==> build 53 <==
==> flow/design.v <==
`timescale 1ns / 1ps
module booth(
    input clk,
    input load,
    input reset,
    input [31:0] M,  
    input [31:0] Q,  
    output reg [63:0] P,  
    output done           
    );
    reg signed [63:0] A;                
    reg signed [31:0] Q_temp;            
    reg signed [31:0] M_temp;            
    reg [4:0] Count;                       
    reg Q_minus_one;                     
    always @(posedge clk)
    begin
        if (reset == 1) 
        begin
            A = 64'b0;
            Q_minus_one = 0;
            P = 64'b0;
            Q_temp = 32'b0;
            M_temp = 32'b0;
            Count = 5'd16;
        end
        else if (load == 1)
        begin
            Q_temp = Q;
            M_temp = M;
            A = 64'b0;    
            Q_minus_one = 0;  
            Count = 5'd16;    
        end
        else if (Count > 5'd0)
        begin
            case ({Q_temp[1:0], Q_minus_one})
                3'b000, 3'b111:   
                    begin
                    end
                3'b001, 3'b010:   
                    begin
                        A = A + {{32{M_temp[31]}}, M_temp};
                    end
                3'b011:   
                    begin
                        A = A + ({{32{M_temp[31]}}, M_temp} << 1); 
                    end
                3'b100:   
                    begin
                        A = A - ({{32{M_temp[31]}}, M_temp} << 1); 
                    end
                3'b101, 3'b110:   
                    begin
                        A = A - {{32{M_temp[31]}}, M_temp}; 
                    end
            endcase
            Q_minus_one = Q_temp[1];
            Q_temp = {A[1:0], Q_temp[31:2]};   
            A = {A[63], A[63:2]};   
            Count = Count - 1'b1;
        end
        else
        begin
            Count = 5'b0;
        end
        P = {A[31:0], Q_temp};
    end
    assign done = (Count == 5'd0);
endmodule
==> flow/run.sh <==
#!/bin/bash
# the make line also repeats each setting of config.mk as NAME=value (left out here)
make -C /OpenROAD-flow-scripts/flow DESIGN_CONFIG=/design/flow/config.mk WORK_HOME=/design/flow/orfs CLKGATE_MAP_FILE= finish
==> flow/config.mk <==
export PLATFORM = sky130hd
export DESIGN_NAME = booth
export DESIGN_NICKNAME = booth
export VERILOG_FILES = /design/flow/design.v
export SDC_FILE = /design/flow/constraint.sdc
export NUM_CORES = 4
export LEC_CHECK = 0
export ABC_AREA = 1
export CAP_MARGIN = 5
export CELL_PAD_IN_SITES_DETAIL_PLACEMENT = 1
export CORE_MARGIN = 2
export CORE_UTILIZATION = 46
export CTS_CLUSTER_DIAMETER = 249
export CTS_CLUSTER_SIZE = 98
export MIN_ROUTING_LAYER = met1
export PLACE_DENSITY = 0.4
export SETUP_SLACK_MARGIN = 0.08
export SLEW_MARGIN = 20
export TNS_END_PERCENT = 30
==> flow/constraint.sdc <==
create_clock -name core_clock -period 7.9 [get_ports {clk}]
set_input_delay 1.5800 -clock core_clock [delete_from_list [all_inputs] [get_ports {clk}]]
set_output_delay 1.5800 -clock core_clock [all_outputs]
set_load 0.01 [all_outputs]
==> trial 1 (differences from build 53) <==
ABC_AREA = default   (was 1)
CAP_MARGIN = 20   (was 5)
CELL_PAD_IN_SITES_DETAIL_PLACEMENT = default   (was 1)
CORE_UTILIZATION = 24   (was 46)
CTS_CLUSTER_DIAMETER = default   (was 249)
CTS_CLUSTER_SIZE = default   (was 98)
MIN_ROUTING_LAYER = default   (was met1)
PLACE_DENSITY = default   (was 0.4)
SETUP_SLACK_MARGIN = default   (was 0.08)
TNS_END_PERCENT = default   (was 30)
==> flow/constraint.sdc (replaced) <==
create_clock -name core_clock -period 6.53 [get_ports {clk}]
set_input_delay 1.3060 -clock core_clock [delete_from_list [all_inputs] [get_ports {clk}]]
set_output_delay 1.3060 -clock core_clock [all_outputs]
set_load 0.01 [all_outputs]
==> impl_metrics.yaml <==
# synthesis and place-and-route metrics
run_status:
  status: "finished clean"
cells_and_area:
  n_all_buffers: 154
  area_delta_synth_final_pct: 15.6
yosys:
  syn_nets: 2338
  yosys_area_um2: 15200
  yosysSeqAreaShare_pct: 17.4
  syn_area_per_cell_um2: 7.08
  topCombFamilyByArea: "AND-OR/OR-AND gates"
timing:
  period_minus_slack_ps: 5910
  period_used_pct: 90.5
power:
  comb_power_share_pct: 38.8
  p_total_mw: 3.19
drt:
  dr.pass1.iters: 6
global_route:
  grt_antenna_before_repair: 0
setup_path:
  crit_arrival_ps: 6250
[end of results for trial 1]
==> impl_metrics.yaml <==
# synthesis and place-and-route metrics
yosys:
  topCombFamilyByArea: "simple AND/OR/NAND/NOR gates"
  yosysSeqAreaShare_pct: 13.6
  syn_area_per_cell_um2: 5.11
  yosys_area_um2: 19400
  syn_nets: 4002
run_status:
  status: "finished clean"
setup_path:
  crit_arrival_ps: 6170
power:
  p_total_mw: 2.76
global_route:
  grt_antenna_before_repair: 3
timing:
  period_minus_slack_ps: 5790
cells_and_area:
  area_delta_synth_final_pct: 10.7
[end of results for build 53]

* * *

==> inputs of try-onyx <==
Starts from the design.v that is shown in full above.
Settings: LEC_CHECK=0, CAP_MARGIN=15, CELL_PAD_IN_SITES_GLOBAL_PLACEMENT=3, CORE_ASPECT_RATIO=0.7, CORE_MARGIN=9, CORE_UTILIZATION=40, CTS_CLUSTER_DIAMETER=136, CTS_CLUSTER_SIZE=77, GPL_ROUTABILITY_DRIVEN=0, HOLD_SLACK_MARGIN=-0.01, MAX_ROUTING_LAYER=met4, MIN_ROUTING_LAYER=met2, PLACE_DENSITY_LB_ADDON=0.08, SETUP_SLACK_MARGIN=0.11, SLEW_MARGIN=20; clock period 10.0 ns.
run.sh (not shown) runs the stock make flow with config.mk's settings and CLKGATE_MAP_FILE=.
==> try-tundra: changes against try-onyx <==
Settings changed: CAP_MARGIN 15 to 20, CELL_PAD_IN_SITES_GLOBAL_PLACEMENT 3 to default, CORE_ASPECT_RATIO 0.7 to default, CORE_MARGIN 9 to 2, CTS_CLUSTER_DIAMETER 136 to 395, CTS_CLUSTER_SIZE 77 to 98, GPL_ROUTABILITY_DRIVEN 0 to default, HOLD_SLACK_MARGIN -0.01 to default, MAX_ROUTING_LAYER met4 to default, MIN_ROUTING_LAYER met2 to default, PLACE_DENSITY_LB_ADDON 0.08 to default, SETUP_SLACK_MARGIN 0.11 to 2.29.
==> try-raven: changes against try-onyx <==
Settings changed: CAP_MARGIN 15 to 20, CELL_PAD_IN_SITES_GLOBAL_PLACEMENT 3 to default, CORE_ASPECT_RATIO 0.7 to default, CORE_MARGIN 9 to 2, CORE_UTILIZATION 40 to 70, CTS_CLUSTER_DIAMETER 136 to 393, CTS_CLUSTER_SIZE 77 to 98, GPL_ROUTABILITY_DRIVEN 0 to default, HOLD_SLACK_MARGIN -0.01 to default, MAX_ROUTING_LAYER met4 to default, MIN_ROUTING_LAYER met2 to default, PLACE_DENSITY_LB_ADDON 0.08 to default, SETUP_SLACK_MARGIN 0.11 to default.
==> try-yarrow: changes against try-onyx <==
Settings changed: ABC_AREA from default to 1, CAP_MARGIN 15 to 20, CELL_PAD_IN_SITES_GLOBAL_PLACEMENT 3 to default, CORE_ASPECT_RATIO 0.7 to default, CORE_MARGIN 9 to 2, CORE_UTILIZATION 40 to 72, CTS_CLUSTER_DIAMETER 136 to 199, CTS_CLUSTER_SIZE 77 to 96, GPL_ROUTABILITY_DRIVEN 0 to default, HOLD_SLACK_MARGIN -0.01 to default, MAX_ROUTING_LAYER met4 to default, MIN_ROUTING_LAYER met2 to default, PLACE_DENSITY_LB_ADDON 0.08 to default, SETUP_SLACK_MARGIN 0.11 to -0.31.
==> flow/constraint.sdc (replaced) <==
create_clock -name core_clock -period 3.34 [get_ports {clk}]
set_input_delay 0.6680 -clock core_clock [delete_from_list [all_inputs] [get_ports {clk}]]
set_output_delay 0.6680 -clock core_clock [all_outputs]
set_load 0.01 [all_outputs]
==> notes <==
Between try-raven and try-tundra, the lower register-to-register slack is in try-tundra (gap 0.15 ns). Count of clock-buffer cells in the layout is the same in try-tundra and try-raven. try-raven finished with timing, DRC and antenna clean. try-tundra completed with no timing, DRC or antenna violations. try-onyx did not get past global routing (5_1_grt) with GRT-0116. try-yarrow failed in global routing (5_1_grt). Between try-tundra and try-raven, the lower clock power is in try-tundra (gap about 4%, measured against try-raven). In sequential power, try-tundra and try-raven hardly differ. Design area: try-tundra is higher than try-raven (about 1.7%). Of try-tundra and try-raven, try-raven has the higher maximum frequency (gap about 2.3%, measured against try-raven). Between try-raven and try-tundra, the lower clock skew is in try-raven (gap 0.0055 ns). Of try-tundra and try-raven, try-raven has the higher sequential share of layout area (gap 0.26 points). Against try-tundra, the total power of try-raven is higher by 2.2%.

* * *

==> run C <==
// booth: RTL as listed in full above, without the edits since
Settings: LEC_CHECK=0, ABC_AREA=1, CAP_MARGIN=5, CORE_ASPECT_RATIO=0.5, CORE_MARGIN=2, CORE_UTILIZATION=40, CTS_CLUSTER_DIAMETER=249, CTS_CLUSTER_SIZE=98, MIN_ROUTING_LAYER=met1, PLACE_DENSITY=0.73, SETUP_SLACK_MARGIN=0.08, SLEW_MARGIN=20, TNS_END_PERCENT=30; clock period 7.9 ns.
==> run F (differences from run C) <==
ABC_AREA = 0   (was 1)
CORE_ASPECT_RATIO = unset   (was 0.5)
CORE_UTILIZATION = 70   (was 40)
CTS_CLUSTER_DIAMETER = 330   (was 249)
CTS_CLUSTER_SIZE = 37   (was 98)
HOLD_SLACK_MARGIN = 0.29   (was unset)
PLACE_DENSITY = 0.62   (was 0.73)
TNS_END_PERCENT = 5   (was 30)
==> flow/constraint.sdc (replaced) <==
create_clock -name core_clock -period 3.98 [get_ports {clk}]
set_input_delay 0.7960 -clock core_clock [delete_from_list [all_inputs] [get_ports {clk}]]
set_output_delay 0.7960 -clock core_clock [all_outputs]
set_load 0.01 [all_outputs]
==> run K (differences from run C) <==
CELL_PAD_IN_SITES_DETAIL_PLACEMENT = 0   (was unset)
CORE_ASPECT_RATIO = unset   (was 0.5)
CORE_MARGIN = 4   (was 2)
CORE_UTILIZATION = 65   (was 40)
CTS_CLUSTER_DIAMETER = 178   (was 249)
CTS_CLUSTER_SIZE = 55   (was 98)
GPL_TIMING_DRIVEN = 0   (was unset)
PLACE_DENSITY = 0.56   (was 0.73)
SETUP_SLACK_MARGIN = 0.88   (was 0.08)
TNS_END_PERCENT = 75   (was 30)
==> run M (differences from run C) <==
CELL_PAD_IN_SITES_DETAIL_PLACEMENT = 1   (was unset)
CORE_ASPECT_RATIO = unset   (was 0.5)
CORE_MARGIN = 4   (was 2)
CORE_UTILIZATION = 60   (was 40)
CTS_CLUSTER_DIAMETER = 241   (was 249)
CTS_CLUSTER_SIZE = 57   (was 98)
GPL_TIMING_DRIVEN = 0   (was unset)
PLACE_DENSITY = 0.56   (was 0.73)
TNS_END_PERCENT = 65   (was 30)
==> results <==
item	run K	run M	run F	run C
Run status	complete, no violations	aborted with a tool error	aborted with a tool error	complete, no violations
Stage where the flow stopped	-	3_5_place_dp	4_1_cts	-
Deepest level of the CTS H-tree	4	-	-	4
Number of max-capacitance violations reported	0	-	-	0
Number of OpenROAD warnings	28	-	-	26
Buffer levels on the longest clock path	2	-	-	2
Pin count of the biggest net entering global routing	17	-	-	62
Via count of the first global-routing pass	22880	-	-	20820
Final routed wire length divided by cell count	17.68 um	-	-	17.72 um
Area after DPL	21230 sq um	-	19980 sq um	21050 sq um
Largest voltage drop on the vdd net	0.1770 mV	-	-	0.1515 mV
Top routing layer used	met5	-	-	met4
Count of multi-input combinational gates	2787	-	-	2787
Simple share	45.89%	45.89%	20.03%	45.89%
Met3 layer usage reported by global route	13.53%	-	-	5.805%
Comb gate area	13300 sq um	-	-	13310 sq um

* * *

==> willow: inputs <==
Starts from the design.v that is shown in full above.
clock: 4.12 ns
lec_check: 0
cap_margin: 0
core_margin: 2
core_utilization: 72
cts_cluster_diameter: 199
cts_cluster_size: 95
place_density: 0.42
slew_margin: 20
tns_end_percent: 15
==> inputs of cedar, as changes to willow <==
- CAP_MARGIN: 0 -> 20
- CORE_UTILIZATION: 72 -> 40
- CTS_CLUSTER_DIAMETER: 199 -> 376
- CTS_CLUSTER_SIZE: 95 -> 98
- PLACE_DENSITY: 0.42 -> 0.95
- TNS_END_PERCENT: 15 -> not set
==> flow/constraint.sdc (replaced) <==
create_clock -name core_clock -period 10.0 [get_ports {clk}]
set_input_delay 2.0000 -clock core_clock [delete_from_list [all_inputs] [get_ports {clk}]]
set_output_delay 2.0000 -clock core_clock [all_outputs]
set_load 0.01 [all_outputs]
==> inputs of harbor, as changes to willow <==
- CAP_MARGIN: 0 -> 5
- CORE_UTILIZATION: 72 -> 40
- CTS_CLUSTER_DIAMETER: 199 -> 309
- CTS_CLUSTER_SIZE: 95 -> 98
- MIN_ROUTING_LAYER: not set -> met1
- PLACE_DENSITY: 0.42 -> 0.73
- SETUP_SLACK_MARGIN: not set -> 0.08
- TNS_END_PERCENT: 15 -> 30
==> flow/constraint.sdc (replaced) <==
create_clock -name core_clock -period 7.9 [get_ports {clk}]
set_input_delay 1.5800 -clock core_clock [delete_from_list [all_inputs] [get_ports {clk}]]
set_output_delay 1.5800 -clock core_clock [all_outputs]
set_load 0.01 [all_outputs]
==> inputs of maple, as changes to willow <==
- ABC_AREA: not set -> 1
- CAP_MARGIN: 0 -> 5
- CORE_UTILIZATION: 72 -> 40
- CTS_CLUSTER_DIAMETER: 199 -> 249
- CTS_CLUSTER_SIZE: 95 -> 98
- MIN_ROUTING_LAYER: not set -> met1
- PLACE_DENSITY: 0.42 -> 0.36
- SETUP_SLACK_MARGIN: not set -> 0.08
- TNS_END_PERCENT: 15 -> 30
==> flow/constraint.sdc (replaced) <==
create_clock -name core_clock -period 7.9 [get_ports {clk}]
set_input_delay 1.5800 -clock core_clock [delete_from_list [all_inputs] [get_ports {clk}]]
set_output_delay 1.5800 -clock core_clock [all_outputs]
set_load 0.01 [all_outputs]
==> comparison table <==
Run status: cedar complete, no violations; harbor complete, no violations; maple complete, no violations; willow stopped before the end
Last stage reached: cedar -; harbor -; maple -; willow 4_1_cts
Slowest-stage cell, CP: cedar or4_4; harbor or4_4; maple nand2_1; willow -
Capturing element of the worst setup path: cedar A[57]; harbor A[57]; maple A[54]; willow -
Number of nets in the layout: cedar 2306; harbor 2309; maple 4051; willow -
Core utilization before placement: cedar 40.4%; harbor 40.4%; maple 40.6%; willow 72.8%
Crit path required time: cedar 10340 ps; harbor 8260 ps; maple 8280 ps; willow -
Sequential portion of the cell area: cedar 15.6%; harbor 15.6%; maple 12.3%; willow -
Area Overhead vs Synth: cedar 12.0%; harbor 12.1%; maple 10.9%; willow -
Die boundary height: cedar 199 um; harbor 199 um; maple 225 um; willow 149 um
Post-route cell area: cedar 0.0170 mm2; harbor 0.0170 mm2; maple 0.0216 mm2; willow -
Worst hold margin: cedar 453 ps; harbor 445 ps; maple 443 ps; willow -
MI comb cells: cedar 1777; harbor 1777; maple 2787; willow -
Number of setup buffers added after CTS: cedar 0; harbor 0; maple 0; willow -
Number of instances resized during post-cts repair: cedar 0; harbor 0; maple 0; willow -
GR Layer Usage met3: cedar 4.32%; harbor 3.41%; maple 3.84%; willow -
Initial antenna violation count: cedar 0; harbor 0; maple 0; willow -
Minimum setup slack in the final design: cedar 3570 ps; harbor 1410 ps; maple 2280 ps; willow -
OpenROAD warning count: cedar 26; harbor 26; maple 28; willow -
Routability-driven placement congestion ratio: cedar 1.03; harbor 0.963; maple 1.02; willow 1.08
CTS Root Cell: cedar clkbuf_16; harbor clkbuf_16; maple clkbuf_16; willow -
Dominant cell by count in the synthesized netlist: cedar a21oi_1; harbor a21oi_1; maple nand2_1; willow a21oi_1
Area share of buffers outside the clock network: cedar 8.25%; harbor 8.38%; maple 6.51%; willow -
Final wirelength: cedar 49600 um; harbor 52200 um; maple 85100 um; willow -
Number of standard cells in the final layout excluding fillers: cedar 2634; harbor 2636; maple 4479; willow -
Top pwr grp: cedar combinational cells; harbor combinational cells; maple combinational cells; willow -
Share of total power consumed by net switching: cedar 40.0%; harbor 40.7%; maple 42.7%; willow -
Multi-input gate share of the layout cell area: cedar 68.1%; harbor 68.0%; maple 61.7%; willow -
Power figures rest on the tool's default switching activity, not on a simulated workload.
